==> inputs of onyx <==
==> flow/design.v <==
module matrix_mult
    (   input Clock,
        input reset,  
        input Enable,     
        input [71:0] A,
        input [71:0] B,
        output reg [71:0] C,
        output reg done      
    );
reg signed [7:0] matA [2:0][2:0];
reg signed [7:0] matB [2:0][2:0];
reg signed [7:0] matC [2:0][2:0];
integer i,j,k;   
reg first_cycle;     
reg end_of_mult;     
reg signed [15:0] temp;  
always @(posedge Clock or posedge reset)
begin
    if(reset == 1) begin     
        i = 0;
        j = 0;
        k = 0;
        temp = 0;
        first_cycle = 1;
        end_of_mult = 0;
        done = 0;
        for(i=0;i<=2;i=i+1) begin
            for(j=0;j<=2;j=j+1) begin
                matA[i][j] = 8'd0;
                matB[i][j] = 8'd0;
                matC[i][j] = 8'd0;
            end
        end
    end
    else begin   
        if(Enable == 1)      
            if(first_cycle == 1) begin      
                for(i=0;i<=2;i=i+1) begin
                    for(j=0;j<=2;j=j+1) begin
                        matA[i][j] = A[(i*3+j)*8+:8];
                        matB[i][j] = B[(i*3+j)*8+:8];
                        matC[i][j] = 8'd0;
                    end
                end
                first_cycle = 0;
                end_of_mult = 0;
                temp = 0;
                i = 0;
                j = 0;
                k = 0;
            end
            else if(end_of_mult == 0) begin      
                temp = matA[i][k]*matB[k][j];
                matC[i][j] = matC[i][j] + temp[7:0];     
                if(k == 2) begin
                    k = 0;
                    if(j == 2) begin
                        j = 0;
                        if (i == 2) begin
                            i = 0;
                            end_of_mult = 1;
                        end
                        else
                            i = i + 1;
                    end
                    else
                        j = j+1;
                end
                else
                    k = k+1;
            end
            else if(end_of_mult == 1) begin      
                for(i=0;i<=2;i=i+1) begin    
                    for(j=0;j<=2;j=j+1) begin     
                        C[(i*3+j)*8+:8] = matC[i][j];
                    end
                end
                done = 1;    
            end
    end
end
endmodule
module top(
    input clk,              
    input rst,              
    input cyc,              
    input stb,              
    input we,               
	input [3:0] wb_sel,     
    input [31:0] adr,       
    input [31:0] dat_mosi,  
    output reg [31:0] dat_miso,  
    output reg ack,             
    output reg err              
);
parameter A_OFFSET = 0;     
parameter B_OFFSET = 9;     
parameter C_OFFSET = 18;    
parameter MAT_SIZE = 9;     
parameter INT_WIDTH = 8;  
reg [71:0] A, B;
reg Enable;
reg reset_matrix;
wire [71:0] C;
wire done;
matrix_mult mm_inst(
    .Clock(clk),
    .reset(reset_matrix),
    .Enable(Enable),
    .A(A),
    .B(B),
    .C(C),
    .done(done)
);
always @(posedge clk or posedge rst) begin
    if (rst) begin
        dat_miso <= 32'b0;
        ack <= 0;
        err <= 0;
        reset_matrix <= 1;
        Enable <= 0;
        A <= 72'b0;
        B <= 72'b0;
    end else if (cyc && stb) begin
        ack <= 0;
        err <= 0;
        reset_matrix <= 0;
        if (we && wb_sel[0]) begin
            reset_matrix <= 1;
            if (adr < A_OFFSET+MAT_SIZE) begin
                A[((adr-A_OFFSET)*INT_WIDTH)+:INT_WIDTH] <= dat_mosi[7:0];
                ack <= 1;
            end else if (adr >=B_OFFSET && adr < B_OFFSET+MAT_SIZE) begin
                B[((adr-B_OFFSET)*INT_WIDTH)+:INT_WIDTH] <= dat_mosi[7:0];
                ack <= 1;
            end else begin
                err <= 1;
            end
        end else if (!we) begin
            if (adr >= C_OFFSET && adr < C_OFFSET+MAT_SIZE) begin
                Enable <= 1;
                if (done) begin
                    dat_miso[7:0] <= C[(adr-C_OFFSET)*INT_WIDTH+:INT_WIDTH];
                    ack <= 1;
                    Enable <= 0;
                end
            end else begin
                err <= 1;
            end
        end
    end else begin
        ack <= 0;
        err <= 0;
    end
end
endmodule
==> flow/run.sh <==
#!/bin/bash
# the make line also repeats each setting of config.mk as NAME=value (left out here)
make -C /OpenROAD-flow-scripts/flow DESIGN_CONFIG=/design/flow/config.mk WORK_HOME=/design/flow/orfs CLKGATE_MAP_FILE= finish
==> flow/config.mk <==
export PLATFORM = sky130hd
export DESIGN_NAME = top
export DESIGN_NICKNAME = top
export VERILOG_FILES = /design/flow/design.v
export SDC_FILE = /design/flow/constraint.sdc
export NUM_CORES = 4
export LEC_CHECK = 0
export ABC_AREA = 1
export CAP_MARGIN = 20
export CORE_MARGIN = 2
export CORE_UTILIZATION = 40
export MIN_ROUTING_LAYER = met2
export SLEW_MARGIN = 20
==> flow/constraint.sdc <==
create_clock -name core_clock -period 7.79 [get_ports {clk}]
set_input_delay 1.5580 -clock core_clock [delete_from_list [all_inputs] [get_ports {clk}]]
set_output_delay 1.5580 -clock core_clock [all_outputs]
set_load 0.01 [all_outputs]
==> cedar: changes against onyx <==
--- a/flow/config.mk
+++ b/flow/config.mk
@@ -7,3 +7,2 @@
 export LEC_CHECK = 0
-export ABC_AREA = 1
 export CAP_MARGIN = 20
@@ -11,3 +10,2 @@
 export CORE_UTILIZATION = 40
-export MIN_ROUTING_LAYER = met2
 export SLEW_MARGIN = 20
==> flow/constraint.sdc (replaced) <==
create_clock -name core_clock -period 9.06 [get_ports {clk}]
set_input_delay 1.8120 -clock core_clock [delete_from_list [all_inputs] [get_ports {clk}]]
set_output_delay 1.8120 -clock core_clock [all_outputs]
set_load 0.01 [all_outputs]
==> impl_metrics.json <==
{
  "outcome": "timing/DRC/antenna clean",
  "holdCritStartpoint": "B[6]",
  "whs_path_depth": 2,
  "netlist_instances": 3937,
  "clkbuf_count": 89,
  "final.min_clock_period_ns": 7.538,
  "initial_core_util_pct": 40.58,
  "worst_pin_slew_ns": 1.173
}
the above is filed under onyx

==> impl_metrics.json <==
{
  "worst_pin_slew_ns": 1.161,
  "initial_core_util_pct": 40.51,
  "netlist_instances": 2288,
  "outcome": "timing/DRC/antenna clean",
  "final.min_clock_period_ns": 8.673,
  "criticalPathCategory": "flop to flop",
  "clkbuf_count": 83
}
the above is filed under cedar

